### flow/config.mk
export PLATFORM = sky130hd
export DESIGN_NAME = Calculator2_0
export DESIGN_NICKNAME = Calculator2_0
export VERILOG_FILES = /design/flow/design.v
export SDC_FILE = /design/flow/constraint.sdc
export NUM_CORES = 4
export LEC_CHECK = 0
export ABC_AREA = 1
export CAP_MARGIN = 5
export CELL_PAD_IN_SITES_GLOBAL_PLACEMENT = 3
export CORE_ASPECT_RATIO = 1.48
export CORE_MARGIN = 2
export CORE_UTILIZATION = 38
export GPL_ROUTABILITY_DRIVEN = 1
export GPL_TIMING_DRIVEN = 1
export MIN_ROUTING_LAYER = met2
export SETUP_SLACK_MARGIN = 5.0
export SLEW_MARGIN = 20
### flow/constraint.sdc
create_clock -name core_clock -period 123.0 [get_ports {clk}]
set_input_delay 24.6000 -clock core_clock [delete_from_list [all_inputs] [get_ports {clk}]]
set_output_delay 24.6000 -clock core_clock [all_outputs]
set_load 0.01 [all_outputs]
### flow/design.v
module divfreq(clk, rst, clk1kHz);
input clk;
input rst;
output clk1kHz;
reg [20:0]count;
reg clk1kHz_q;
assign clk1kHz = (count >= 21'd24) && !clk1kHz_q;
always @(posedge clk)begin
	if (rst) begin
		count <= 0;
		clk1kHz_q <= 0;
	end else if(count < 24)begin
		count <= count + 1'd1;
	end else begin
		clk1kHz_q <= !clk1kHz_q;
		count <= 0;
	end
end
endmodule
module divfreq20(clk, rst, clk20Hz);
input clk;
input rst;
output clk20Hz;
reg [20:0]count20;
reg clk20Hz_q;
assign clk20Hz = (count20 >= 21'd249) && !clk20Hz_q;
always @(posedge clk)begin
	if (rst) begin
		count20 <= 0;
		clk20Hz_q <= 0;
	end else if(count20 < 249)begin
		count20 <= count20 + 1'd1;
	end else begin
		clk20Hz_q <= !clk20Hz_q;
		count20 <= 0;
	end
end
endmodule
module Barrido_filas(clk, rst, clk20Hz, fil);
	input clk;
	input rst;
	input clk20Hz;
	output reg [3:0] fil;
	reg [1:0] contador;
	always @(posedge clk) begin
		if (rst) begin
			contador <= 'b0;
			fil <= 'b0000;
		end else if (clk20Hz) begin
			case(contador)
				'b00: fil <= 'b1000;
				'b01: fil <= 'b0100;
				'b10: fil <= 'b0010;
				'b11: fil <= 'b0001;
			endcase
			contador <= contador + 'b1;
		end
	end
endmodule
module Comparador_col(clk, rst, fil, col, tecla);
	input clk;
	input rst;
	input [3:0]fil;
	input [3:0]col;
	output reg [3:0] tecla;
	reg [3:0] tecla_q;
	always @(*) begin
		tecla = tecla_q;
		if(col == 'b1000)begin  
			case(fil)
				'b1000: tecla = 'd15;
				'b0100: tecla = 'd1;
				'b0010: tecla = 'd4;
				'b0001: tecla = 'd7;
			default: tecla = 'd15;
			endcase
		end if (col == 'b0100)begin  
			case(fil)
				'b1000: tecla = 'd0;
				'b0100: tecla = 'd2;
				'b0010: tecla = 'd5;
				'b0001: tecla = 'd8;
			default: tecla = 'd15;
			endcase
		end if (col == 'b0010)begin  
			case(fil)
				'b1000: tecla = 'd14;
				'b0100: tecla = 'd3;
				'b0010: tecla = 'd6;
				'b0001: tecla = 'd9;
			default: tecla = 'd15;
			endcase
		end if (col == 'b0001)begin  
			case(fil)
				'b1000: tecla = 'd13;
				'b0100: tecla = 'd10;
				'b0010: tecla = 'd11;
				'b0001: tecla = 'd12;
			default: tecla = 'd15;
			endcase
		end
	end
	always @(posedge clk) begin
		if (rst) tecla_q <= 'd15;
		else tecla_q <= tecla;
	end
endmodule
module Conversor(tecla, CSseg);
	input [3:0] tecla;
	output reg [6:0] CSseg;
	parameter segmin = 7'b1111110;  
	parameter segplus = 7'b1101100;  
	parameter segdiv = 7'b1011011;  
	parameter segmult = 7'b1001000;  
	parameter seg0 = 7'b0000001;  
	parameter seg1 = 7'b1001111;  
	parameter seg2 = 7'b0010010;  
	parameter seg3 = 7'b0000110;  
	parameter seg4 = 7'b1001100;  
	parameter seg5 = 7'b0100100;  
	parameter seg6 = 7'b0100000;  
	parameter seg7 = 7'b0001111;  
	parameter seg8 = 7'b0000000;  
	parameter seg9 = 7'b0000100;  
	parameter segA = 7'b0001000;  
	parameter segb = 7'b1100000;  
	parameter segC = 7'b0110001;  
	parameter segd = 7'b1000010;  
	parameter segE = 7'b0110000;  
	parameter segF = 7'b0111000;  
	parameter sego = 7'b1100010;  
	parameter segh = 7'b1101000;  
	parameter segeq = 7'b1110110;  
	parameter nul = 7'b1111111; 
	always @(*)begin
			case(tecla)
				4'b0000: CSseg = seg0;
				4'b0001: CSseg = seg1;
				4'b0010: CSseg = seg2;
				4'b0011: CSseg = seg3;
				4'b0100: CSseg = seg4;
				4'b0101: CSseg = seg5;
				4'b0110: CSseg = seg6;
				4'b0111: CSseg = seg7;
				4'b1000: CSseg = seg8;
				4'b1001: CSseg = seg9;
				4'b1010: CSseg = segplus;
				4'b1011: CSseg = segmin;
				4'b1100: CSseg = segmult;
				4'b1101: CSseg = segdiv;
				4'b1110: CSseg = segeq;
				4'b1111: CSseg = nul;
			endcase
	end
endmodule
module Barrido_displays(clk, rst, btn, btnres, CSseg, clk1kHz, dres, signo_resultado, Sseg, anodos, Ssegnum1, Ssegnum2, operador, signo1);
	input clk;
	input rst;
	input btn;
	input btnres;
	input [6:0] CSseg;
	input clk1kHz;
	input [23:0] dres;
	input [1:0] signo_resultado;
	output reg [6:0] Sseg;
	output reg [7:0] anodos;
	output reg [20:0] Ssegnum1;
	output reg [20:0] Ssegnum2;
	output reg [6:0] operador;
	output reg [6:0] signo1;	
	reg [6:0] Sseg0;
	reg [6:0] Sseg1;
	reg [6:0] Sseg2;
	reg [6:0] Sseg3;
	reg [6:0] Sseg4;
	reg [6:0] Sseg5;
	reg [6:0] Sseg6;
	reg [6:0] Sseg7;
	parameter segmin = 7'b1111110;  
	parameter segplus = 7'b1101100;  
	parameter segdiv = 7'b1011011;  
	parameter segmult = 7'b1001000;  
	parameter seg0 = 7'b0000001;  
	parameter seg1 = 7'b1001111;  
	parameter seg2 = 7'b0010010;  
	parameter seg3 = 7'b0000110;  
	parameter seg4 = 7'b1001100;  
	parameter seg5 = 7'b0100100;  
	parameter seg6 = 7'b0100000;  
	parameter seg7 = 7'b0001111;  
	parameter seg8 = 7'b0000000;  
	parameter seg9 = 7'b0000100;  
	parameter segeq = 7'b1110110;  
	parameter nul = 7'b1111111; 
	reg [2:0]contadorbar;
	reg btnON;
	reg btnresON;
	reg estado;
	reg [2:0]posdisplay;
	always @(posedge clk) begin
	if (rst) begin
		contadorbar = 3'b0;
		Sseg0 = nul;
		Sseg1 = nul;
		Sseg2 = nul;
		Sseg3 = nul;
		Sseg4 = nul;
		Sseg5 = nul;
		Sseg6 = nul;
		Sseg7 = nul;
		btnON = 1'b0;
		btnresON = 'b0;
		estado = 'b0;
		posdisplay = 'b0;
		anodos <= 8'b11111111;
		Sseg <= nul;
		Ssegnum1 <= {nul, nul, nul};
		Ssegnum2 <= {nul, nul, nul};
		signo1 <= nul;
		operador <= nul;
	end else if (clk1kHz) begin
		if (btnres == 'b0 && btnresON == 'b0)begin
			estado = ~estado;
			btnresON = 'b1;
		end
		if (btnres == 'b1) begin
			btnresON = 'b0;
		end
		contadorbar = contadorbar + 1'b1;
		case(contadorbar)
			3'b000: begin anodos <= 8'b11111110; Sseg <= Sseg0; end
			3'b001: begin anodos <= 8'b11111101; Sseg <= Sseg1; end
			3'b010: begin anodos <= 8'b11111011; Sseg <= Sseg2; end
			3'b011: begin anodos <= 8'b11110111; Sseg <= Sseg3; end
			3'b100: begin anodos <= 8'b11101111; Sseg <= Sseg4; end
			3'b101: begin anodos <= 8'b11011111; Sseg <= Sseg5; end
			3'b110: begin anodos <= 8'b10111111; Sseg <= Sseg6; end
			3'b111: begin anodos <= 8'b01111111; Sseg <= Sseg7; end
		endcase
		if (estado == 0)begin
		if (btn == 'b0 && btnON == 'b0)begin
			posdisplay = posdisplay + 'b1;
			btnON = 'b1;
		end
		if (btn == 'b1) begin
			btnON = 'b0;
		end
		case(posdisplay)
			3'b000: Sseg7 = CSseg;
			3'b001: Sseg6 = CSseg;
			3'b010: Sseg5 = CSseg;
			3'b011: Sseg4 = CSseg;
			3'b100: Sseg3 = CSseg;
			3'b101: Sseg2 = CSseg;
			3'b110: Sseg1 = CSseg;
			3'b111: Sseg0 = CSseg;
		endcase 
		Ssegnum1 <= {Sseg6, Sseg5, Sseg4};
		Ssegnum2 <= {Sseg2, Sseg1, Sseg0};
		signo1 <= Sseg7;
		operador <= Sseg3;
		end
		if (estado == 1) begin
			if(signo_resultado == 2)begin
			Sseg0 = 7'b0110001;  
			Sseg1 = seg0;	 
			Sseg2 = 7'b0110001;	 
			Sseg3 = 7'b0110001;	 
			Sseg4 = 7'b0110000;	 
			Sseg5 = nul;
			Sseg6 = nul;
			Sseg7 = nul;
			end else begin
			case(dres[3:0])
				4'b0000: Sseg0 = seg0;
				4'b0001: Sseg0 = seg1;
				4'b0010: Sseg0 = seg2;
				4'b0011: Sseg0 = seg3;
				4'b0100: Sseg0 = seg4;
				4'b0101: Sseg0 = seg5;
				4'b0110: Sseg0 = seg6;
				4'b0111: Sseg0 = seg7;
				4'b1000: Sseg0 = seg8;
				4'b1001: Sseg0 = seg9;
				default: Sseg0 = nul;
			endcase
			case(dres[7:4])
				4'b0000: Sseg1 = seg0;
				4'b0001: Sseg1 = seg1;
				4'b0010: Sseg1 = seg2;
				4'b0011: Sseg1 = seg3;
				4'b0100: Sseg1 = seg4;
				4'b0101: Sseg1 = seg5;
				4'b0110: Sseg1 = seg6;
				4'b0111: Sseg1 = seg7;
				4'b1000: Sseg1 = seg8;
				4'b1001: Sseg1 = seg9;
				default: Sseg1 = nul;
			endcase
			case(dres[11:8])
				4'b0000: Sseg2 = seg0;
				4'b0001: Sseg2 = seg1;
				4'b0010: Sseg2 = seg2;
				4'b0011: Sseg2 = seg3;
				4'b0100: Sseg2 = seg4;
				4'b0101: Sseg2 = seg5;
				4'b0110: Sseg2 = seg6;
				4'b0111: Sseg2 = seg7;
				4'b1000: Sseg2 = seg8;
				4'b1001: Sseg2 = seg9;
				default: Sseg2 = nul;
			endcase
			case(dres[15:12])
				4'b0000: Sseg3 = seg0;
				4'b0001: Sseg3 = seg1;
				4'b0010: Sseg3 = seg2;
				4'b0011: Sseg3 = seg3;
				4'b0100: Sseg3 = seg4;
				4'b0101: Sseg3 = seg5;
				4'b0110: Sseg3 = seg6;
				4'b0111: Sseg3 = seg7;
				4'b1000: Sseg3 = seg8;
				4'b1001: Sseg3 = seg9;
				default: Sseg3 = nul;
			endcase
			case(dres[19:16])
				4'b0000: Sseg4 = seg0;
				4'b0001: Sseg4 = seg1;
				4'b0010: Sseg4 = seg2;
				4'b0011: Sseg4 = seg3;
				4'b0100: Sseg4 = seg4;
				4'b0101: Sseg4 = seg5;
				4'b0110: Sseg4 = seg6;
				4'b0111: Sseg4 = seg7;
				4'b1000: Sseg4 = seg8;
				4'b1001: Sseg4 = seg9;
				default: Sseg4 = nul;
			endcase
			case(dres[23:20])
				4'b0000: Sseg5 = seg0;
				4'b0001: Sseg5 = seg1;
				4'b0010: Sseg5 = seg2;
				4'b0011: Sseg5 = seg3;
				4'b0100: Sseg5 = seg4;
				4'b0101: Sseg5 = seg5;
				4'b0110: Sseg5 = seg6;
				4'b0111: Sseg5 = seg7;
				4'b1000: Sseg5 = seg8;
				4'b1001: Sseg5 = seg9;
				default: Sseg5 = nul;
			endcase
			if(signo_resultado == 0) begin
				Sseg6 = nul;
				Sseg7 = nul;
			end else begin 
				Sseg6 = segmin;
				Sseg7 = nul;
			end
			end		
		end
	end
	end
endmodule
module Ssegtobin (clk, rst, Ssegnum1, Ssegnum2, signo1, operador, num1, num2, sig1, oper);
	input clk;
	input rst;
	input [20:0] Ssegnum1;
	input [20:0] Ssegnum2;
	input [6:0] signo1;
	input [6:0] operador;
	output reg [9:0] num1;
	output reg [9:0] num2;
	output reg sig1;
	output reg [1:0] oper;
	reg [3:0] digit11;
	reg [3:0] digit12;
	reg [3:0] digit13;
	reg [3:0] digit21;
	reg [3:0] digit22;
	reg [3:0] digit23;
	parameter [6:0] segmin = 7'b1111110;  
	parameter [6:0] segplus = 7'b1101100;  
	parameter [6:0] segdiv = 7'b1011011;  
	parameter [6:0] segmult = 7'b1001000;  
	parameter [6:0] seg0 = 7'b0000001;  
	parameter [6:0] seg1 = 7'b1001111;  
	parameter [6:0] seg2 = 7'b0010010;  
	parameter [6:0] seg3 = 7'b0000110;  
	parameter [6:0] seg4 = 7'b1001100;  
	parameter [6:0] seg5 = 7'b0100100;  
	parameter [6:0] seg6 = 7'b0100000;  
	parameter [6:0] seg7 = 7'b0001111;  
	parameter [6:0] seg8 = 7'b0000000;  
	parameter [6:0] seg9 = 7'b0000100;  
	parameter [6:0] nul = 7'b1111111; 
	reg [3:0] digit11_q;
	reg [3:0] digit12_q;
	reg [3:0] digit13_q;
	reg [3:0] digit21_q;
	reg [3:0] digit22_q;
	reg [3:0] digit23_q;
	reg [1:0] oper_q;
	always @(posedge clk) begin
		if (rst) begin
			digit11_q <= 'b0;
			digit12_q <= 'b0;
			digit13_q <= 'b0;
			digit21_q <= 'b0;
			digit22_q <= 'b0;
			digit23_q <= 'b0;
			oper_q <= 'b0;
		end else begin
			digit11_q <= digit11;
			digit12_q <= digit12;
			digit13_q <= digit13;
			digit21_q <= digit21;
			digit22_q <= digit22;
			digit23_q <= digit23;
			oper_q <= oper;
		end
	end
	always @(*)begin
		digit11 = digit11_q;
		digit12 = digit12_q;
		digit13 = digit13_q;
		digit21 = digit21_q;
		digit22 = digit22_q;
		digit23 = digit23_q;
		oper = oper_q;
		case(Ssegnum1[6:0])
			seg0: digit13 = 'd0;
			seg1: digit13 = 'd1;
			seg2: digit13 = 'd2;
			seg3: digit13 = 'd3;
			seg4: digit13 = 'd4;
			seg5: digit13 = 'd5;
			seg6: digit13 = 'd6;
			seg7: digit13 = 'd7;
			seg8: digit13 = 'd8;
			seg9: digit13 = 'd9;
			default: ;
		endcase
		case(Ssegnum1[13:7])
			seg0: digit12 = 'd0;
			seg1: digit12 = 'd1;
			seg2: digit12 = 'd2;
			seg3: digit12 = 'd3;
			seg4: digit12 = 'd4;
			seg5: digit12 = 'd5;
			seg6: digit12 = 'd6;
			seg7: digit12 = 'd7;
			seg8: digit12 = 'd8;
			seg9: digit12 = 'd9;
			default: ;
		endcase
		case(Ssegnum1[20:14])
			seg0: digit11 = 'd0;
			seg1: digit11 = 'd1;
			seg2: digit11 = 'd2;
			seg3: digit11 = 'd3;
			seg4: digit11 = 'd4;
			seg5: digit11 = 'd5;
			seg6: digit11 = 'd6;
			seg7: digit11 = 'd7;
			seg8: digit11 = 'd8;
			seg9: digit11 = 'd9;
			default: ;
		endcase
		case(Ssegnum2[6:0])
			seg0: digit23 = 'd0;
			seg1: digit23 = 'd1;
			seg2: digit23 = 'd2;
			seg3: digit23 = 'd3;
			seg4: digit23 = 'd4;
			seg5: digit23 = 'd5;
			seg6: digit23 = 'd6;
			seg7: digit23 = 'd7;
			seg8: digit23 = 'd8;
			seg9: digit23 = 'd9;
			default: ;
		endcase
		case(Ssegnum2[13:7])
			seg0: digit22 = 'd0;
			seg1: digit22 = 'd1;
			seg2: digit22 = 'd2;
			seg3: digit22 = 'd3;
			seg4: digit22 = 'd4;
			seg5: digit22 = 'd5;
			seg6: digit22 = 'd6;
			seg7: digit22 = 'd7;
			seg8: digit22 = 'd8;
			seg9: digit22 = 'd9;
			default: ;
		endcase
		case(Ssegnum2[20:14])
			seg0: digit21 = 'd0;
			seg1: digit21 = 'd1;
			seg2: digit21 = 'd2;
			seg3: digit21 = 'd3;
			seg4: digit21 = 'd4;
			seg5: digit21 = 'd5;
			seg6: digit21 = 'd6;
			seg7: digit21 = 'd7;
			seg8: digit21 = 'd8;
			seg9: digit21 = 'd9;
			default: ;
		endcase
		case(operador)
			segplus: oper = 'd0;
			segmin:  oper = 'd1;
			segmult: oper = 'd2;
			segdiv:  oper = 'd3;
			default: ;
		endcase
		sig1 = (signo1 == nul) ? 'd0:'d1;
		num1 = (digit11 * 'd100) + (digit12 * 'd10) + digit13;
		num2 = (digit21 * 'd100) + (digit22 * 'd10) + digit23;
	end
endmodule
module Operacion (num1, num2, sig1, oper, resultado, signo_resultado);
	input [9:0]num1;
	input [9:0]num2;
	input sig1;
	input [1:0]oper;
	output reg [19:0] resultado;
	output reg [1:0] signo_resultado;
	always @(*)begin
		resultado = 'd0;
		signo_resultado = 'd0;
		case(oper)
			'd0: begin	if (sig1 == 0) begin  
						resultado = num1 + num2;
						signo_resultado = 'd0;
					end else begin
						if (num1 > num2)begin
							resultado = num1 - num2;
							signo_resultado = 'd1;
						end else begin
							resultado = num2 - num1;
							signo_resultado = 'd0;
						end
					end
				end
			'd1: begin	if (sig1 == 1) begin  
						resultado = num1 + num2;
						signo_resultado = 'd1;
					end else begin
						if (num2 > num1)begin
							resultado = num2 - num1;
							signo_resultado = 'd1;
						end else begin
							resultado = num1 - num2;
							signo_resultado = 'd0;
						end
					end
				end
			'd2: begin resultado = num1*num2;
							if (sig1 == 0) begin  
								signo_resultado = 'd0;
							end else signo_resultado = 'd1;
			end
			'd3: begin if(num2 != 0 && num1 % num2 == 0) begin  
								resultado = num1/num2;
								if (sig1 == 0) begin  
									signo_resultado = 'd0;
								end else signo_resultado = 'd1;	
							end else signo_resultado = 'd2;
			end
		endcase
	end
endmodule
module Digitos_result (resultado, dres);
	input [19:0] resultado;
	output reg [23:0] dres;
	integer i;
	reg [43:0] sh;
	always @(*)begin
		sh = {24'd0, resultado};
		for (i = 0; i < 20; i = i + 1) begin
			if (sh[23:20] >= 5) sh[23:20] = sh[23:20] + 4'd3;
			if (sh[27:24] >= 5) sh[27:24] = sh[27:24] + 4'd3;
			if (sh[31:28] >= 5) sh[31:28] = sh[31:28] + 4'd3;
			if (sh[35:32] >= 5) sh[35:32] = sh[35:32] + 4'd3;
			if (sh[39:36] >= 5) sh[39:36] = sh[39:36] + 4'd3;
			if (sh[43:40] >= 5) sh[43:40] = sh[43:40] + 4'd3;
			sh = sh << 1;
		end
		dres = sh[43:20];
	end
endmodule
module Calculator2_0(clk, rst, col, btn, btnres, fil, Sseg, anodos);
	input clk;
	input rst;
	input [3:0] col;
	input btn;
	input btnres;
	output [3:0] fil;
	output [6:0] Sseg;
	output [7:0] anodos;
	wire clk1kHz;
	wire clk20Hz;
	wire [3:0]tecla;
	wire [20:0] Ssegnum1;
	wire [20:0] Ssegnum2;
	wire [6:0] signo1;
	wire [6:0] operador;
	wire [9:0] num1;
	wire [9:0] num2;
	wire sig1;
	wire [1:0] oper;
	wire [19:0] resultado;
	wire [1:0] signo_resultado;
	wire [23:0] dres;
	wire [6:0] CSseg;
	divfreq div(clk, rst, clk1kHz);
	divfreq20 div20(clk, rst, clk20Hz);
	Barrido_filas barfil(clk, rst, clk20Hz, fil);
	Comparador_col comp(clk, rst, fil, col, tecla);
	Conversor print(tecla, CSseg);
	Barrido_displays bardisp(clk, rst, btn, btnres, CSseg, clk1kHz, dres, signo_resultado, Sseg, anodos, Ssegnum1, Ssegnum2, operador, signo1);
	Ssegtobin convsegtobin(clk, rst, Ssegnum1, Ssegnum2, signo1, operador, num1, num2, sig1, oper);
	Operacion op(num1, num2, sig1, oper, resultado, signo_resultado);
	Digitos_result digres(resultado, dres);
endmodule
### flow/run.sh
#!/bin/bash
# the make line also repeats each setting of config.mk as NAME=value (left out here)
make -C /OpenROAD-flow-scripts/flow DESIGN_CONFIG=/design/flow/config.mk WORK_HOME=/design/flow/orfs CLKGATE_MAP_FILE= finish
==> results of run 1 <==
[cell type report]
class | count | area [um2]
flip-flops and latches | 288 | 5770
multi-input cells | 7792 | 49100
clock inverters | 12 | 120
well taps | 2184 | 2730
fillers | 17900 | 97200
diodes | 4 | 10.0
clock buffers | 33 | 727
inverters | 1638 | 6460
repair buffers | 87 | 726
[through the flow]
step | cells | utilization [%] | cell area [um2]
after floorplan | 9869 | - | 62600
after global placement | 12000 | 39.8 | 64800
after detailed placement | 12000 | 39.8 | 64800
after CTS | 12000 | 40.3 | 65600
after global routing | 12000 | 40.3 | 65600
final | 12000 | 40.3 | 65700
[metal layers]
metal / global-route usage (%) / part of all wire [%]
met5: 1.81 / 0.070
met4: 5.10 / 9.7
met3: 42.9 / 34
met2: 50.9 / 56
met1: - / 0
==> results_dict.tcl, run 1 <==
# flow metrics
set metrics [dict create \
    ys.flop_type "dfxtp_1" \
    path_class "reg -> reg" \
    hold_buffers 0 \
    grt_max_degree 71 \
    cp_data_arrival_time_ns 98.26 \
    finalSetupViolCount 0 \
    ys_ff 288 \
    rows 180 \
    async_reset_ff_share_pct 0 \
    ios 27 \
    syn_to_final_growth_pct 5.31 \
    area_leaders "ha_1, nand2_1, dfxtp_1" \
    cpMostUsedCell "nand2_1" \
    max-cap-violations 0 \
    ctsRootBufferMaster "clkbuf_16" \
    rsz0062_at_grt "false" \
    ant_nets 0 \
    worst-r2r-setup-slack_ns 25.23 \
    dp_hpwl_mm 169 \
    setup.worst_path.start "bardisp.Ssegnum2[11]" \
    worst-path-stages 608 \
    ys_top_logic_family "simple AND/OR/NAND/NOR gates" \
    min_period_over_period_pct 79.5 \
    antenna_found_initial 1 \
    edf_count 0 \
    hold_ws_ns 0.444 \
    synth_warnings 9 \
    aoi_share_pct 14.5 \
    fin_tns_setup_ns 0 \
    ys_chip_area_um2 62300 \
    avgSynthCellArea_um2 6.36 \
    synthSimpleGateAreaFrac_pct 41.5 \
    fp_util_pct 38.3 \
    end_kind "register" \
    syn_area_um2 62300 \
    critPathTopFamily "simple AND/OR/NAND/NOR gates" \
    clock_latency_ns 0.62 \
    pre_cts_slack_ns 26.17 \
    min_path_type "reg -> reg" \
    warnings 99 \
    post_cts_buffers 0 \
    whs_endpoint "convsegtobin.digit12_q[1]" \
    chip_area_um2 167000 \
    synth_dominant_cell_count "nand2_1" \
    maxSlewHeadroom_pct 21.8 \
    yosysTopAreaCellShare_pct 13.6 \
    cts_tree "built" \
    tightest_slew_ns 1.16 \
    ys_seq_share_pct 9.25 \
    fin_nets 10600 \
    grtUsageTotal_pct 37.0 \
    maxSlewViolCount 0 \
    drc 0 \
    cp_data_required_time_ns 123.49 \
    syn_inst 9809 \
    vias_per_cell 7.31 \
    fp.dieW_um 337 \
    ys_sh_xor_pct 6.13 \
    clk_pin_slew_worst_paths_ns 0.07 \
    finalHoldViolations 0 \
    cts_resized 0 \
    grt_pass1_wl_mm 326 \
    hold_start "convsegtobin.digit12_q[1]" \
    htree_levels 1 \
    synthTopCellsByCount "nand2_1, inv_1, nor2_1, ha_1, nand3_1" \
    post-route-min-period_ns 97.77 \
    route.vias.total 88000 \
    holdPathStages 2 \
    ys_types 104 \
    die_h_um 497 \
    r2r-start "bardisp.Ssegnum2[11]" \
    cp_slowest_cell "nor2_1" \
    path_max_fanout 36 \
    skew_ns 0.0208 \
    ys_cells 9809 \
    endpoint "bardisp.Sseg5[3]" \
    worstSetupStartpointType "register" \
    path_buffers 108 \
    avgRoutedWirePerCell_um 17.5 \
    clock_path_buffers 3 \
    post-synth-top-area-cell "ha_1" \
    portBuffers 26 \
    routabilityCongestion 1.01 \
    setup_ws_ns 25.23 \
    firstDrtPassIters 24 \
    muxShareOfSynthArea_pct 0.0722 \
    rr_endpoint "bardisp.Sseg5[3]" \
    clock_sinks 288 \
    core-area_um2 163000 \
    status "no timing/DRC/antenna violations" \
    grt-ovfl-total 0 \
    wl_mm 211 \
    reg2regPathDepth 608 \
    first_iter_violations 15000 \
    adder_share_pct 16.1 \
    grt_pass1_vias 89400 \
    cts_buffers 26 \
    fmax_mhz 10.2 \
    crit_path_max_incr_delay_ns 0.57 \
]
==> run 2, diff against run 1 <==
ABC_AREA = default   (was 1)
CAP_MARGIN = 20   (was 5)
CELL_PAD_IN_SITES_GLOBAL_PLACEMENT = default   (was 3)
CORE_ASPECT_RATIO = default   (was 1.48)
CORE_UTILIZATION = 68   (was 38)
CTS_CLUSTER_DIAMETER = 364   (was default)
CTS_CLUSTER_SIZE = 25   (was default)
GPL_ROUTABILITY_DRIVEN = default   (was 1)
GPL_TIMING_DRIVEN = default   (was 1)
HOLD_SLACK_MARGIN = -0.09   (was default)
MIN_ROUTING_LAYER = default   (was met2)
SETUP_SLACK_MARGIN = default   (was 5.0)
TNS_END_PERCENT = 5   (was default)
clock period = 83.8 ns   (was 123.0 ns; I/O delays follow)
==> results_dict.tcl, run 2 <==
# flow metrics
set metrics [dict create \
    status "stopped before the end" \
    haltStage "5_1_grt" \
    tool.error "[ERROR GRT-0232] Routing congestion too high. Check the congestion heatmap in the GUI." \
    post-synth-top-area-cell "ha_1" \
    synthSimpleGateAreaFrac_pct 26.5 \
    fp.dieW_um 294 \
    ys_top_logic_family "AND-OR/OR-AND gates" \
    chip_area_um2 86200 \
    rows 106 \
    aoi_share_pct 31.7 \
    clock_path_buffers 3 \
    pre_cts_slack_ns -8.76 \
    ys_chip_area_um2 57000 \
    portBuffers 26 \
    syn_inst 7700 \
    ctsRootBufferMaster "clkbuf_16" \
    dp_hpwl_mm 167 \
    grtUsageTotal_pct 89.3 \
    ys_seq_share_pct 10.1 \
    synthTopCellsByCount "nand2_1, nor2_1, ha_1, a21oi_1, nor3_1" \
    synth_dominant_cell_count "nand2_1" \
    yosysTopAreaCellShare_pct 14.9 \
    edf_count 0 \
    synth_warnings 9 \
    adder_share_pct 17.6 \
    ys_types 193 \
    die_h_um 294 \
    clock_sinks 288 \
    grt-ovfl-total 1541 \
    core-area_um2 83300 \
    syn_area_um2 57000 \
    muxShareOfSynthArea_pct 4.24 \
    ios 27 \
    ys_sh_xor_pct 4.97 \
    cts_buffers 15 \
    routabilityCongestion 1.06 \
    avgSynthCellArea_um2 7.41 \
    htree_levels 1 \
    ys_ff 288 \
    fp_util_pct 68.5 \
    ys.flop_type "dfxtp_1" \
    area_leaders "ha_1, dfxtp_1, nand2_1" \
    ys_cells 7700 \
    async_reset_ff_share_pct 0 \
]
==> run 2: metal layers <==
metal	GRT usage, %	overflow
met4	95.7	434
met2	104	1007
met3	76.1	42
met5	52.6	2
met1	86.5	56
==> run 2: through the flow <==
stage	cells	instance area [um2]	hold WS (ns)	util, %
4_1_cts	10900	76900	0.472	92.3
3_5_place_dp	10700	74600	0.441	89.5
3_3_place_gp	10700	74600	0.433	89.5
2_1_floorplan	7760	58500	0.414	-
==> run 2: timing repair <==
action	CTS
setup endpoints to repair	42
pin swaps	170
cloned	0
resized	195
setup buffers	143
hold buffers	0
==> run 3, diff against run 2 <==
CAP_MARGIN = 10   (was 20)
CORE_ASPECT_RATIO = 0.5   (was default)
CORE_MARGIN = 9   (was 2)
CORE_UTILIZATION = 59   (was 68)
CTS_CLUSTER_DIAMETER = default   (was 364)
CTS_CLUSTER_SIZE = default   (was 25)
GPL_ROUTABILITY_DRIVEN = 1   (was default)
HOLD_SLACK_MARGIN = -0.07   (was -0.09)
MIN_ROUTING_LAYER = met1   (was default)
PLACE_DENSITY_LB_ADDON = 0.01   (was default)
TNS_END_PERCENT = default   (was 5)
clock period = 115.0 ns   (was 83.8 ns; I/O delays follow)
==> results_dict.tcl, run 3 <==
# flow metrics
set metrics [dict create \
    wl_mm 181 \
    syn_area_um2 57000 \
    endpoint "bardisp.Sseg3[3]" \
    ys_types 193 \
    firstDrtPassIters 8 \
    status "no timing/DRC/antenna violations" \
    fp_util_pct 59.7 \
    cp_data_arrival_time_ns 108.77 \
    path_class "reg -> reg" \
    finish.instance_area_um2 60600 \
    rr_endpoint "bardisp.Sseg3[3]" \
    tightest_slew_ns 1.22 \
    core-area_um2 95600 \
    avgSynthCellArea_um2 7.41 \
    synthSimpleGateAreaFrac_pct 26.5 \
    cp_slowest_cell "fa_2" \
    cts_tree "built" \
    htree_levels 1 \
    fmax_mhz 9.23 \
    ys_chip_area_um2 57000 \
    grt_max_degree 104 \
    comb_area_um2 49300 \
    synthTopCellsByCount "nand2_1, nor2_1, ha_1, a21oi_1, nor3_1" \
    synth_dominant_cell_count "nand2_1" \
    first_iter_violations 5899 \
    grtUsageTotal_pct 30.5 \
    rows 80 \
    whs_endpoint "comp.tecla_q[2]" \
    ys_ff 288 \
    min_path_type "reg -> reg" \
    hold_start "comp.tecla_q[2]" \
    critPathTopFamily "AND-OR/OR-AND gates" \
    routabilityCongestion 0.992 \
    ys_seq_share_pct 10.1 \
    clock_latency_ns 0.59 \
    die_h_um 238 \
    route.vias.total 60600 \
    clk_pin_slew_worst_paths_ns 0.07 \
    post-route-min-period_ns 108.35 \
    worstSetupStartpointType "register" \
    syn_to_final_growth_pct 6.20 \
    finalHoldViolations 0 \
    fin_cells 9011 \
    worst-path-stages 519 \
    chip_area_um2 109000 \
    ios 27 \
    setup.worst_path.start "bardisp.Ssegnum2[12]" \
    worst-r2r-setup-slack_ns 6.65 \
    ys.flop_type "dfxtp_1" \
    yosysTopAreaCellShare_pct 14.9 \
    ys_sh_xor_pct 4.97 \
    cpMostUsedCell "o21a_1" \
    max-cap-violations 0 \
    n_fill_cell 8647 \
    maxSlewViolCount 0 \
    min_period_over_period_pct 94.2 \
    warnings 100 \
    grt-ovfl-total 0 \
    ant_nets 0 \
    cts_buffers 29 \
    grt_pass1_wl_mm 286 \
    area_leaders "ha_1, dfxtp_1, nand2_1" \
    ctsRootBufferMaster "clkbuf_16" \
    vias_per_cell 6.72 \
    clock_sinks 288 \
    ys_top_logic_family "AND-OR/OR-AND gates" \
    aoi_share_pct 31.7 \
    edf_count 0 \
    maxSlewHeadroom_pct 17.5 \
    muxShareOfSynthArea_pct 4.24 \
    ys_cells 7700 \
    adder_share_pct 17.6 \
    dpl-instance-area_um2 58400 \
    portBuffers 26 \
    grt_pass1_vias 55500 \
    clock_path_buffers 3 \
    flop_area_um2 5770 \
    crit_path_max_incr_delay_ns 0.85 \
    synth_warnings 9 \
    holdPathStages 2 \
    reg2regPathDepth 519 \
    syn_inst 7700 \
    dp_hpwl_mm 141 \
    hold_buffers 0 \
    finalSetupViolCount 0 \
    async_reset_ff_share_pct 0 \
    post-synth-top-area-cell "ha_1" \
    antenna_found_initial 0 \
    fp.dieW_um 458 \
    path_max_fanout 21 \
    cp_data_required_time_ns 115.42 \
    dp.cells 8870 \
    fin_nets 8483 \
    avgRoutedWirePerCell_um 20.1 \
    drc 0 \
    path_buffers 36 \
    end_kind "register" \
    r2r-start "bardisp.Ssegnum2[12]" \
    skew_ns 0.0188 \
]
-- run 3: what timing repair did --
action / CTS / global route
setup buffers: 2 / 85
resized: 12 / 97
pin swaps: 1 / 20
gates cloned: 0 / 2
setup endpoints to repair: 42 / 42
-- run 3: area by class of cell --
| class | instances | share of cell area [%] |
|---|---|---|
| Antenna cell | 1 | 0.00413 |
| Clock buffer | 38 | 1.32 |
| Clock inverter | 13 | 0.314 |
| Inverter | 380 | 2.35 |
| Multi-Input combinational cell | 6833 | 81.4 |
| Sequential cell | 288 | 9.52 |
| Tap cell | 1271 | 2.63 |
| Timing Repair Buffer | 187 | 2.50 |
-- run 3: per-layer routing --
layer	share of wire, %	global-route usage, %	up-vias
li1	-	-	29000
met1	45	41.9	28800
met2	45	50.0	2408
met3	7.5	3.56	383
met4	2.9	8.84	0
met5	0	0	-
-- run 3: per-stage QoR --
step	worst slack (ns)	util [%]	TNS (ns)	hold slack [ns]
finish	6.65	63.4	0	0.445
global placement	2.64	61.1	0	0.430
floorplan	10.33	-	0	0.414
detailed placement	-2.17	61.1	-68.78	0.438
global route	-0.539	63.4	-10.08	0.462
CTS	0.00804	62.2	0	0.448
==> run 4, diff against run 3 <==
ABC_AREA = 1   (was default)
CORE_ASPECT_RATIO = default   (was 0.5)
CORE_MARGIN = 2   (was 9)
CORE_UTILIZATION = 72   (was 59)
CTS_CLUSTER_DIAMETER = 365   (was default)
CTS_CLUSTER_SIZE = 99   (was default)
GPL_ROUTABILITY_DRIVEN = default   (was 1)
HOLD_SLACK_MARGIN = default   (was -0.07)
MIN_ROUTING_LAYER = default   (was met1)
PLACE_DENSITY = 0.43   (was default)
PLACE_DENSITY_LB_ADDON = default   (was 0.01)
TNS_END_PERCENT = 40   (was default)
clock period = 58.3 ns   (was 115.0 ns; I/O delays follow)
==> results_dict.tcl, run 4 <==
# flow metrics
set metrics [dict create \
    ys_types 104 \
    rows 107 \
    syn_inst 9809 \
    muxShareOfSynthArea_pct 0.0722 \
    synth_warnings 9 \
    synthTopCellsByCount "nand2_1, inv_1, nor2_1, ha_1, nand3_1" \
    area_leaders "ha_1, nand2_1, dfxtp_1" \
    ys_top_logic_family "simple AND/OR/NAND/NOR gates" \
    portBuffers 26 \
    dp_hpwl_mm 201 \
    edf_count 0 \
    yosysTopAreaCellShare_pct 13.6 \
    ys_chip_area_um2 62300 \
    ys_seq_share_pct 9.25 \
    syn_area_um2 62300 \
    ys_sh_xor_pct 6.13 \
    avgSynthCellArea_um2 6.36 \
    die_h_um 298 \
    async_reset_ff_share_pct 0 \
    tool.error "[ERROR DPL-0038] Utilization greater than 100%, impossible to legalize" \
    haltStage "4_1_cts" \
    pre_cts_slack_ns -19.85 \
    core-area_um2 85500 \
    fp.dieW_um 298 \
    chip_area_um2 89000 \
    synthSimpleGateAreaFrac_pct 41.5 \
    routabilityCongestion 1.10 \
    aoi_share_pct 14.5 \
    ys_ff 288 \
    ios 27 \
    ys.flop_type "dfxtp_1" \
    adder_share_pct 16.1 \
    status "stopped before the end" \
    fp_util_pct 72.9 \
    ys_cells 9809 \
    post-synth-top-area-cell "ha_1" \
    synth_dominant_cell_count "nand2_1" \
]
## run 4: per-stage QoR
step	util [%]	instance area (um2)	instances	TNS [ns]
after floorplan	-	64700	9869	-798.98
after global placement	94.3	80700	13000	-483.84
after detailed placement	94.3	80700	13000	-832.04
==> run 5, diff against run 4 <==
CAP_MARGIN = 0   (was 10)
CORE_ASPECT_RATIO = 0.62   (was default)
CTS_CLUSTER_DIAMETER = default   (was 365)
CTS_CLUSTER_SIZE = 72   (was 99)
GPL_ROUTABILITY_DRIVEN = 1   (was default)
HOLD_SLACK_MARGIN = 0.3   (was default)
MIN_ROUTING_LAYER = met1   (was default)
PLACE_DENSITY = default   (was 0.43)
PLACE_DENSITY_LB_ADDON = 0.01   (was default)
SETUP_SLACK_MARGIN = -2.0   (was default)
TNS_END_PERCENT = 80   (was 40)
clock period = 46.9 ns   (was 58.3 ns; I/O delays follow)
==> results_dict.tcl, run 5 <==
# flow metrics
set metrics [dict create \
    ys_chip_area_um2 62300 \
    routabilityCongestion 1.22 \
    edf_count 0 \
    ys_sh_xor_pct 6.13 \
    ys_types 104 \
    yosysTopAreaCellShare_pct 13.6 \
    ys_top_logic_family "simple AND/OR/NAND/NOR gates" \
    post-synth-top-area-cell "ha_1" \
    synthTopCellsByCount "nand2_1, inv_1, nor2_1, ha_1, nand3_1" \
    adder_share_pct 16.1 \
    dp_hpwl_mm 229 \
    ios 27 \
    fp.dieW_um 378 \
    synthSimpleGateAreaFrac_pct 41.5 \
    portBuffers 26 \
    tool.error "[ERROR DPL-0038] Utilization greater than 100%, impossible to legalize" \
    status "stopped before the end" \
    die_h_um 236 \
    ys_seq_share_pct 9.25 \
    syn_inst 9809 \
    async_reset_ff_share_pct 0 \
    ys_ff 288 \
    rows 84 \
    ys_cells 9809 \
    muxShareOfSynthArea_pct 0.0722 \
    core-area_um2 85200 \
    haltStage "4_1_cts" \
    avgSynthCellArea_um2 6.36 \
    chip_area_um2 89000 \
    ys.flop_type "dfxtp_1" \
    area_leaders "ha_1, nand2_1, dfxtp_1" \
    aoi_share_pct 14.5 \
    syn_area_um2 62300 \
    fp_util_pct 73.1 \
    synth_warnings 9 \
    dpl-instance-area_um2 81600 \
    synth_dominant_cell_count "nand2_1" \
]
-- run 5: per-stage QoR --
stage | worst slack, ns | instances
floorplan | -30.52 | 9869
global placement | -23.16 | 13100
detailed placement | -32.60 | 13100
==> run 6, diff against run 5 <==
ABC_AREA = default   (was 1)
CAP_MARGIN = 10   (was 0)
CORE_ASPECT_RATIO = 1.37   (was 0.62)
CORE_UTILIZATION = 65   (was 72)
CTS_CLUSTER_SIZE = default   (was 72)
HOLD_SLACK_MARGIN = -0.07   (was 0.3)
SETUP_SLACK_MARGIN = default   (was -2.0)
TNS_END_PERCENT = 5   (was 80)
clock period = 84.8 ns   (was 46.9 ns; I/O delays follow)
==> results_dict.tcl, run 6 <==
# flow metrics
set metrics [dict create \
    status "stopped before the end" \
    haltStage "5_1_grt" \
    tool.error "[ERROR GRT-0232] Routing congestion too high. Check the congestion heatmap in the GUI." \
    async_reset_ff_share_pct 0 \
    core-area_um2 87200 \
    ys_seq_share_pct 10.1 \
    grt-ovfl-total 3 \
    avgSynthCellArea_um2 7.41 \
    synth_warnings 9 \
    synth_dominant_cell_count "nand2_1" \
    ys_sh_xor_pct 4.97 \
    adder_share_pct 17.6 \
    area_leaders "ha_1, dfxtp_1, nand2_1" \
    ys_ff 288 \
    dp_hpwl_mm 172 \
    aoi_share_pct 31.7 \
    ys_top_logic_family "AND-OR/OR-AND gates" \
    ys_chip_area_um2 57000 \
    ys_cells 7700 \
    fp_util_pct 65.4 \
    muxShareOfSynthArea_pct 4.24 \
    edf_count 0 \
    cts_buffers 24 \
    clock_sinks 288 \
    yosysTopAreaCellShare_pct 14.9 \
    die_h_um 351 \
    portBuffers 26 \
    ctsRootBufferMaster "clkbuf_16" \
    syn_area_um2 57000 \
    ys_types 193 \
    synthTopCellsByCount "nand2_1, nor2_1, ha_1, a21oi_1, nor3_1" \
    rows 127 \
    grtUsageTotal_pct 67.7 \
    syn_inst 7700 \
    post-synth-top-area-cell "ha_1" \
    ys.flop_type "dfxtp_1" \
    routabilityCongestion 1.07 \
    fp.dieW_um 257 \
    chip_area_um2 90200 \
    htree_levels 1 \
    clock_path_buffers 3 \
    synthSimpleGateAreaFrac_pct 26.5 \
    ios 27 \
]
run 6: stage by stage:
stage | worst slack, ns | cell area (um2) | std cells
after global placement | -3.27 | 74000 | 10700
after detailed placement | -7.32 | 74000 | 10700
after floorplan | -10.60 | 58500 | 7760
after CTS | -5.42 | 76600 | 10900
run 6: routing by layer:
metal  GRT overflow  global-route usage [%]
met3              1                    43.0
met2              1                    94.9
met1              0                    62.6
met5              0                    9.46
met4              1                    76.4
run 6: what timing repair did:
item | in CTS
hold buffers | 0
gates resized | 151
setup endpoints to repair | 42
pin swaps | 111
buffers inserted | 145
==> run 7, diff against run 6 <==
ABC_AREA = 1   (was default)
CAP_MARGIN = 20   (was 10)
CELL_PAD_IN_SITES_GLOBAL_PLACEMENT = 1   (was default)
CORE_ASPECT_RATIO = 0.59   (was 1.37)
CORE_MARGIN = 10   (was 2)
CORE_UTILIZATION = 17   (was 65)
GPL_ROUTABILITY_DRIVEN = 0   (was 1)
HOLD_SLACK_MARGIN = default   (was -0.07)
MIN_ROUTING_LAYER = met2   (was met1)
PLACE_DENSITY_LB_ADDON = 0.02   (was 0.01)
SETUP_SLACK_MARGIN = 5.0   (was default)
TNS_END_PERCENT = 75   (was 5)
clock period = 91.8 ns   (was 84.8 ns; I/O delays follow)
==> results_dict.tcl, run 7 <==
# flow metrics
set metrics [dict create \
    grt-ovfl-total 0 \
    synth_dominant_cell_count "nand2_1" \
    antenna_found_initial 2 \
    rr_endpoint "bardisp.Sseg0[3]" \
    edf_count 0 \
    ctsRootBufferMaster "clkbuf_16" \
    grt_max_degree 62 \
    ys_types 104 \
    maxSlewHeadroom_pct 10.4 \
    n_fill_cell 41400 \
    syn_inst 9809 \
    avgSynthCellArea_um2 6.36 \
    grt_pass1_wl_mm 414 \
    fin_nets 11000 \
    yosysTopAreaCellShare_pct 13.6 \
    worst-path-stages 629 \
    ys_seq_share_pct 9.25 \
    rsz0062_at_grt "true" \
    adder_share_pct 16.1 \
    firstDrtPassIters 9 \
    rows 170 \
    clock_path_buffers 3 \
    cp_data_arrival_time_ns 80.78 \
    worst-r2r-setup-slack_ns 11.61 \
    min_period_over_period_pct 87.3 \
    route.vias.total 90300 \
    holdPathStages 2 \
    portBuffers 26 \
    cts_tree "built" \
    hold_buffers 0 \
    wl_mm 288 \
    whs_endpoint "convsegtobin.digit23_q[1]" \
    core-area_um2 364000 \
    vias_per_cell 5.96 \
    syn_area_um2 62300 \
    async_reset_ff_share_pct 0 \
    synthSimpleGateAreaFrac_pct 41.5 \
    die_h_um 485 \
    muxShareOfSynthArea_pct 0.0722 \
    maxSlewViolCount 0 \
    hold_ws_ns 0.442 \
    critPathTopFamily "simple AND/OR/NAND/NOR gates" \
    skew_ns 0.0546 \
    synthTopCellsByCount "nand2_1, inv_1, nor2_1, ha_1, nand3_1" \
    tightest_slew_ns 1.34 \
    comb_area_um2 51400 \
    synth_warnings 9 \
    path_max_fanout 15 \
    grt_pass1_vias 100000 \
    end_kind "register" \
    syn_to_final_growth_pct 19.9 \
    post-route-min-period_ns 80.19 \
    first_iter_violations 7459 \
    area_leaders "ha_1, nand2_1, dfxtp_1" \
    hold_start "convsegtobin.digit23_q[1]" \
    post-synth-top-area-cell "ha_1" \
    worstSetupStartpointType "register" \
    max-cap-violations 0 \
    crit_path_max_incr_delay_ns 0.56 \
    cp_slowest_cell "o41ai_2" \
    ys_top_logic_family "simple AND/OR/NAND/NOR gates" \
    path_buffers 120 \
    r2r-start "bardisp.Ssegnum2[16]" \
    path_class "reg -> reg" \
    htree_levels 1 \
    ios 27 \
    finalHoldViolations 0 \
    clock_latency_ns 0.71 \
    ys_ff 288 \
    aoi_share_pct 14.5 \
    flop_area_um2 5780 \
    status "no timing/DRC/antenna violations" \
    finalSetupViolCount 0 \
    clk_pin_slew_worst_paths_ns 0.08 \
    reg2regPathDepth 629 \
    setup.worst_path.start "bardisp.Ssegnum2[16]" \
    cts_buffers 31 \
    dp_hpwl_mm 232 \
    ys_sh_xor_pct 6.13 \
    chip_area_um2 392000 \
    avgRoutedWirePerCell_um 19.0 \
    clock_sinks 288 \
    ant_nets 0 \
    fp_util_pct 17.1 \
    min_path_type "reg -> reg" \
    cp_data_required_time_ns 92.40 \
    fmax_mhz 12.5 \
    drc 0 \
    warnings 99 \
    ys.flop_type "dfxtp_1" \
    ys_chip_area_um2 62300 \
    endpoint "bardisp.Sseg0[3]" \
    grtUsageTotal_pct 21.1 \
    cpMostUsedCell "nand2_1" \
    fp.dieW_um 808 \
    ys_cells 9809 \
]
-- run 7: metal layers --
metal | GRT usage [%] | routed length, um | up-vias
met5 | 8.34 | 4150 | -
li1 | - | - | 32600
met1 | - | 0 | 32700
met2 | 18.1 | 118000 | 24200
met4 | 0.651 | 4950 | 95
met3 | 39.1 | 161000 | 745
-- run 7: cell type report --
type | count | share of cell area [%]
Antenna cell | 7 | 0.0234
Clock buffer | 44 | 1.25
Clock inverter | 14 | 0.310
Inverter | 1638 | 8.71
Multi-Input combinational cell | 7799 | 68.8
Sequential cell | 288 | 7.73
Tap cell | 4902 | 8.20
Timing Repair Buffer | 467 | 4.94
Timing Repair inverter | 3 | 0.0301
-- run 7: through the flow --
stage | setup slack (ns) | area, um2 | utilization (%) | TNS (ns) | std cells
after floorplan | 7.76 | 62600 | - | 0 | 9869
after global placement | 0.571 | 69300 | 19.0 | 0 | 14800
after detailed placement | -0.262 | 69300 | 19.0 | -1.56 | 14800
after CTS | 5.00 | 71100 | 19.5 | 0 | 14900
after global routing | 4.41 | 74800 | 20.5 | 0 | 15200
final | 11.61 | 74800 | 20.5 | 0 | 15200
-- run 7: timing repair --
action                                  4_1_cts  5_1_grt
endpoints found under the setup margin       42       42
resized                                      91      551
setup buffers                                35      201
pin swaps                                    33      262
cloned                                        4        8
==> run 8, diff against run 7 <==
ABC_AREA = default   (was 1)
CAP_MARGIN = 10   (was 20)
CELL_PAD_IN_SITES_GLOBAL_PLACEMENT = default   (was 1)
CORE_ASPECT_RATIO = 0.62   (was 0.59)
CORE_MARGIN = 2   (was 10)
CORE_UTILIZATION = 66   (was 17)
GPL_ROUTABILITY_DRIVEN = 1   (was 0)
HOLD_SLACK_MARGIN = -0.07   (was default)
MAX_ROUTING_LAYER = met4   (was default)
MIN_ROUTING_LAYER = met1   (was met2)
PLACE_DENSITY_LB_ADDON = default   (was 0.02)
SETUP_SLACK_MARGIN = default   (was 5.0)
TNS_END_PERCENT = default   (was 75)
clock period = 94.8 ns   (was 91.8 ns; I/O delays follow)
==> results_dict.tcl, run 8 <==
# flow metrics
set metrics [dict create \
    ios 27 \
    status "stopped before the end" \
    adder_share_pct 17.6 \
    muxShareOfSynthArea_pct 4.24 \
    cts_buffers 25 \
    fp_util_pct 66.9 \
    yosysTopAreaCellShare_pct 14.9 \
    haltStage "5_1_grt" \
    ctsRootBufferMaster "clkbuf_16" \
    aoi_share_pct 31.7 \
    synthTopCellsByCount "nand2_1, nor2_1, ha_1, a21oi_1, nor3_1" \
    avgSynthCellArea_um2 7.41 \
    synth_warnings 9 \
    syn_area_um2 57000 \
    rows 84 \
    grt-ovfl-total 77 \
    async_reset_ff_share_pct 0 \
    synthSimpleGateAreaFrac_pct 26.5 \
    portBuffers 26 \
    ys_seq_share_pct 10.1 \
    ys.flop_type "dfxtp_1" \
    ys_top_logic_family "AND-OR/OR-AND gates" \
    clock_path_buffers 3 \
    dp_hpwl_mm 145 \
    dpl-instance-area_um2 60900 \
    tool.error "[ERROR GRT-0232] Routing congestion too high. Check the congestion heatmap in the GUI." \
    pre_cts_slack_ns -5.47 \
    die_h_um 235 \
    grtUsageTotal_pct 61.7 \
    area_leaders "ha_1, dfxtp_1, nand2_1" \
    clock_sinks 288 \
    fp.dieW_um 377 \
    hold_buffers 0 \
    ys_types 193 \
    edf_count 0 \
    chip_area_um2 88900 \
    routabilityCongestion 1.08 \
    core-area_um2 85200 \
    syn_inst 7700 \
    htree_levels 1 \
    synth_dominant_cell_count "nand2_1" \
    ys_cells 7700 \
    post-synth-top-area-cell "ha_1" \
    ys_sh_xor_pct 4.97 \
    ys_ff 288 \
    ys_chip_area_um2 57000 \
]
run 8: timing repair:
action                                  in CTS
hold endpoints to repair                     0
buffers inserted                            86
pin swaps                                   65
gates resized                              125
gates cloned                                 3
endpoints found under the setup margin      42
run 8: per-layer routing:
layer | track usage [%] | overflow
met1 | 71.3 | 4
met2 | 76.0 | 36
met3 | 40.9 | 3
met4 | 39.1 | 34
met5 | - | -
run 8: stage by stage:
step | std cells | hold WS, ns
after floorplan | 7760 | 0.414
after global placement | 8932 | 0.432
after detailed placement | 8932 | 0.442
after CTS | 9067 | 0.459
==> run 9, diff against run 8 <==
CAP_MARGIN = 20   (was 10)
CORE_ASPECT_RATIO = default   (was 0.62)
CORE_UTILIZATION = 65   (was 66)
GPL_ROUTABILITY_DRIVEN = default   (was 1)
HOLD_SLACK_MARGIN = default   (was -0.07)
MAX_ROUTING_LAYER = default   (was met4)
MIN_ROUTING_LAYER = default   (was met1)
clock period = 95.1 ns   (was 94.8 ns; I/O delays follow)
==> results_dict.tcl, run 9 <==
# flow metrics
set metrics [dict create \
    status "failed layout checks" \
    violations "negative setup slack" \
    adder_share_pct 17.6 \
    hold_start "convsegtobin.digit12_q[3]" \
    drc 0 \
    clock_sinks 288 \
    skew_ns 0.0157 \
    rr_endpoint "bardisp.Sseg4[2]" \
    dp_hpwl_mm 135 \
    synth_warnings 9 \
    ant_nets 0 \
    comb_area_um2 53400 \
    rows 108 \
    grt_pass1_vias 57700 \
    syn_area_um2 57000 \
    chip_area_um2 90100 \
    post-route-min-period_ns 95.32 \
    fp.dieW_um 300 \
    rsz0062_at_grt "true" \
    worst-r2r-setup-slack_ns -0.22 \
    grt_pass1_wl_mm 286 \
    ys_chip_area_um2 57000 \
    ys_cells 7700 \
    grtUsageTotal_pct 37.2 \
    cts_buffers 30 \
    reg2regPathDepth 513 \
    clk_pin_slew_worst_paths_ns 0.07 \
    firstDrtPassIters 8 \
    area_leaders "ha_1, dfxtp_1, nand2_1" \
    whs_endpoint "convsegtobin.digit12_q[3]" \
    finalHoldViolations 0 \
    ys.flop_type "dfxtp_1" \
    endpoint "bardisp.Sseg4[2]" \
    core-area_um2 86900 \
    htree_levels 1 \
    clock_latency_ns 0.57 \
    synth_dominant_cell_count "nand2_1" \
    portBuffers 26 \
    holdPathStages 2 \
    max-cap-violations 0 \
    dpl-instance-area_um2 60600 \
    crit_path_max_incr_delay_ns 0.73 \
    ys_seq_share_pct 10.1 \
    maxSlewHeadroom_pct 7.42 \
    fin_nets 9030 \
    fin_tns_setup_ns -3.06 \
    ys_ff 288 \
    grt-ovfl-total 0 \
    path_buffers 47 \
    ys_sh_xor_pct 4.97 \
    die_h_um 300 \
    fmax_mhz 10.5 \
    worstSetupStartpointType "register" \
    edf_count 0 \
    synthTopCellsByCount "nand2_1, nor2_1, ha_1, a21oi_1, nor3_1" \
    hold_buffers 0 \
    muxShareOfSynthArea_pct 4.24 \
    finish.instance_area_um2 68900 \
    n_fill_cell 6094 \
    syn_inst 7700 \
    ys_types 193 \
    r2r-start "bardisp.Ssegnum2[8]" \
    yosysTopAreaCellShare_pct 14.9 \
    worst-path-stages 513 \
    finalSetupViolCount 21 \
    ctsRootBufferMaster "clkbuf_16" \
    min_path_type "reg -> reg" \
    cpMostUsedCell "o21a_1" \
    end_kind "register" \
    async_reset_ff_share_pct 0 \
    ys_top_logic_family "AND-OR/OR-AND gates" \
    hold_ws_ns 0.452 \
    min_period_over_period_pct 100 \
    syn_to_final_growth_pct 20.7 \
    tightest_slew_ns 1.39 \
    avgRoutedWirePerCell_um 21.4 \
    path_class "reg -> reg" \
    flop_area_um2 5790 \
    post-synth-top-area-cell "ha_1" \
    ios 27 \
    fp_util_pct 65.7 \
    clock_path_buffers 3 \
    cp_data_arrival_time_ns 95.75 \
    path_max_fanout 7 \
    synthSimpleGateAreaFrac_pct 26.5 \
    grt_max_degree 80 \
    warnings 100 \
    setup_ws_ns -0.216 \
    vias_per_cell 6.95 \
    routabilityCongestion 0.990 \
    route.vias.total 65700 \
    cts_tree "built" \
    cp_data_required_time_ns 95.54 \
    cp_slowest_cell "a21oi_1" \
    setup.worst_path.start "bardisp.Ssegnum2[8]" \
    critPathTopFamily "AND-OR/OR-AND gates" \
    wl_mm 202 \
    maxSlewViolCount 0 \
    antenna_cells 0 \
    first_iter_violations 6834 \
    avgSynthCellArea_um2 7.41 \
    aoi_share_pct 31.7 \
    antenna_found_initial 0 \
]
## run 9: layout make-up
class | count | share of cell area [%]
inverter | 380 | 2.10
timing repair buffer | 729 | 8.33
sequential | 288 | 8.41
multi-input combinational | 6837 | 77.6
clock inverter | 19 | 0.245
tap | 1155 | 2.10
clock buffer | 37 | 1.22
## run 9: routing by layer
layer	global-route usage [%]	vias to the layer above	wire (um)
li1	-	30100	-
met1	46.9	30800	78600
met2	65.4	3629	94500
met3	3.67	1085	17000
met4	13.8	0	12400
met5	0	-	0
## run 9: what timing repair did
| item | CTS | global route |
|---|---|---|
| gates resized | 51 | 675 |
| buffers inserted | 35 | 425 |
| pin swaps | 26 | 429 |
| setup endpoints to repair | 42 | 42 |
| cloned | 3 | 3 |
## run 9: through the flow
| step | utilization, % | std cells | setup WS, ns |
|---|---|---|---|
| 6_report | 79.3 | 9445 | -0.216 |
| 5_1_grt | 79.3 | 9445 | -4.44 |
| 4_1_cts | 71.6 | 9018 | 0.00788 |
| 3_5_place_dp | 69.8 | 8924 | -3.84 |
| 3_3_place_gp | 69.8 | 8924 | -0.934 |
| 2_1_floorplan | - | 7760 | 0.00690 |
==> run 10, diff against run 9 <==
CORE_UTILIZATION = 70   (was 65)
MAX_ROUTING_LAYER = met4   (was default)
PLACE_DENSITY = 0.64   (was default)
TNS_END_PERCENT = 5   (was default)
clock period = 88.5 ns   (was 95.1 ns; I/O delays follow)
==> results_dict.tcl, run 10 <==
# flow metrics
set metrics [dict create \
    rsz0062_at_grt "true" \
    avgSynthCellArea_um2 7.41 \
    whs_endpoint "comp.tecla_q[2]" \
    die_h_um 289 \
    ys_types 193 \
    grt_max_degree 104 \
    synthSimpleGateAreaFrac_pct 26.5 \
    dp.cells 9230 \
    endpoint "bardisp.Sseg3[2]" \
    fp_util_pct 70.8 \
    syn_area_um2 57000 \
    cts_buffers 27 \
    hold_start "comp.tecla_q[2]" \
    end_kind "register" \
    grt_pass1_vias 60100 \
    skew_ns 0.0196 \
    finish.instance_area_um2 67700 \
    grt_pass1_wl_mm 294 \
    grtUsageTotal_pct 42.5 \
    routabilityCongestion 1.12 \
    aoi_share_pct 31.7 \
    worst-path-stages 529 \
    finalSetupViolCount 42 \
    cpMostUsedCell "o21a_1" \
    synth_warnings 9 \
    ant_nets 0 \
    ys_chip_area_um2 57000 \
    cp_data_arrival_time_ns 93.16 \
    setup.worst_path.start "bardisp.Ssegnum2[18]" \
    rows 104 \
    holdPathStages 2 \
    r2r-start "bardisp.Ssegnum2[18]" \
    top_layer "met4" \
    worst-r2r-setup-slack_ns -4.18 \
    antenna_found_initial 3 \
    syn_to_final_growth_pct 18.7 \
    fp.dieW_um 289 \
    first_iter_violations 7699 \
    maxSlewHeadroom_pct 21.5 \
    post-route-min-period_ns 92.68 \
    finalHoldViolations 0 \
    synthTopCellsByCount "nand2_1, nor2_1, ha_1, a21oi_1, nor3_1" \
    chip_area_um2 83800 \
    ys_cells 7700 \
    ys_seq_share_pct 10.1 \
    core-area_um2 80500 \
    wl_mm 188 \
    min_path_type "reg -> reg" \
    tightest_slew_ns 1.17 \
    yosysTopAreaCellShare_pct 14.9 \
    met3_wirelength_mm 20.1 \
    async_reset_ff_share_pct 0 \
    max-cap-violations 0 \
    adder_share_pct 17.6 \
    drc 0 \
    avgRoutedWirePerCell_um 19.8 \
    grt-ovfl-total 0 \
    fin_nets 9194 \
    ys_sh_xor_pct 4.97 \
    reg2regPathDepth 529 \
    cp_slowest_cell "or4_4" \
    edf_count 0 \
    syn_inst 7700 \
    ys_ff 288 \
    clock_latency_ns 0.55 \
    maxSlewViolCount 0 \
    ios 27 \
    critPathTopFamily "AND-OR/OR-AND gates" \
    min_period_over_period_pct 105 \
    portBuffers 26 \
    route.vias.total 65400 \
    hold_buffers 0 \
    dpl-instance-area_um2 63400 \
    area_leaders "ha_1, dfxtp_1, nand2_1" \
    clk_pin_slew_worst_paths_ns 0.07 \
    worstSetupStartpointType "register" \
    fmax_mhz 10.8 \
    cp_data_required_time_ns 88.98 \
    ctsRootBufferMaster "clkbuf_16" \
    routed-wl-met2_mm 83.5 \
    ys.flop_type "dfxtp_1" \
    fin_cells 9515 \
    path_max_fanout 13 \
    path_buffers 46 \
    ys_top_logic_family "AND-OR/OR-AND gates" \
    path_class "reg -> reg" \
    status "failed layout checks" \
    violations "negative setup slack" \
    warnings 105 \
    pre_cts_slack_ns -3.65 \
    cts_tree "built" \
    firstDrtPassIters 14 \
    clock_path_buffers 3 \
    post-synth-top-area-cell "ha_1" \
    dp_hpwl_mm 136 \
    rr_endpoint "bardisp.Sseg3[2]" \
    crit_path_max_incr_delay_ns 0.55 \
    vias_per_cell 6.88 \
    htree_levels 1 \
    synth_dominant_cell_count "nand2_1" \
    routedLengthMet1_mm 76.5 \
    muxShareOfSynthArea_pct 4.24 \
    clock_sinks 288 \
    setup_ws_ns -4.18 \
]
## run 10: layout make-up
class,instances,area (um2)
Fill cell,5100,12800
Antenna cell,6,15.0
Tap cell,1060,1330
Inverter,380,1430
Timing Repair Buffer,902,6880
Clock inverter,14,143
Multi-Input combinational cell,6831,51400
Sequential cell,288,5790
Clock buffer,34,752
## run 10: routing by layer
layer	vias to the layer above	GRT usage (%)
met5	-	-
met4	0	14.1
met3	856	8.32
met2	3636	67.1
met1	30500	54.3
li1	30500	-
## run 10: per-stage QoR
stage	setup TNS [ns]	utilization [%]	hold slack, ns
floorplan	-272.22	-	0.414
global placement	-0.866	78.7	0.429
detailed placement	-140.38	78.7	0.436
CTS	-13.18	82.4	0.447
global route	-353.31	84.1	0.480
finish	-163.40	84.1	0.447
## run 10: timing repair
action | in CTS | in global routing
endpoints found under the setup margin | 42 | 42
pin swaps | 173 | 176
setup buffers | 150 | 81
resized | 199 | 158
endpoints found under the hold margin | 0 | 0
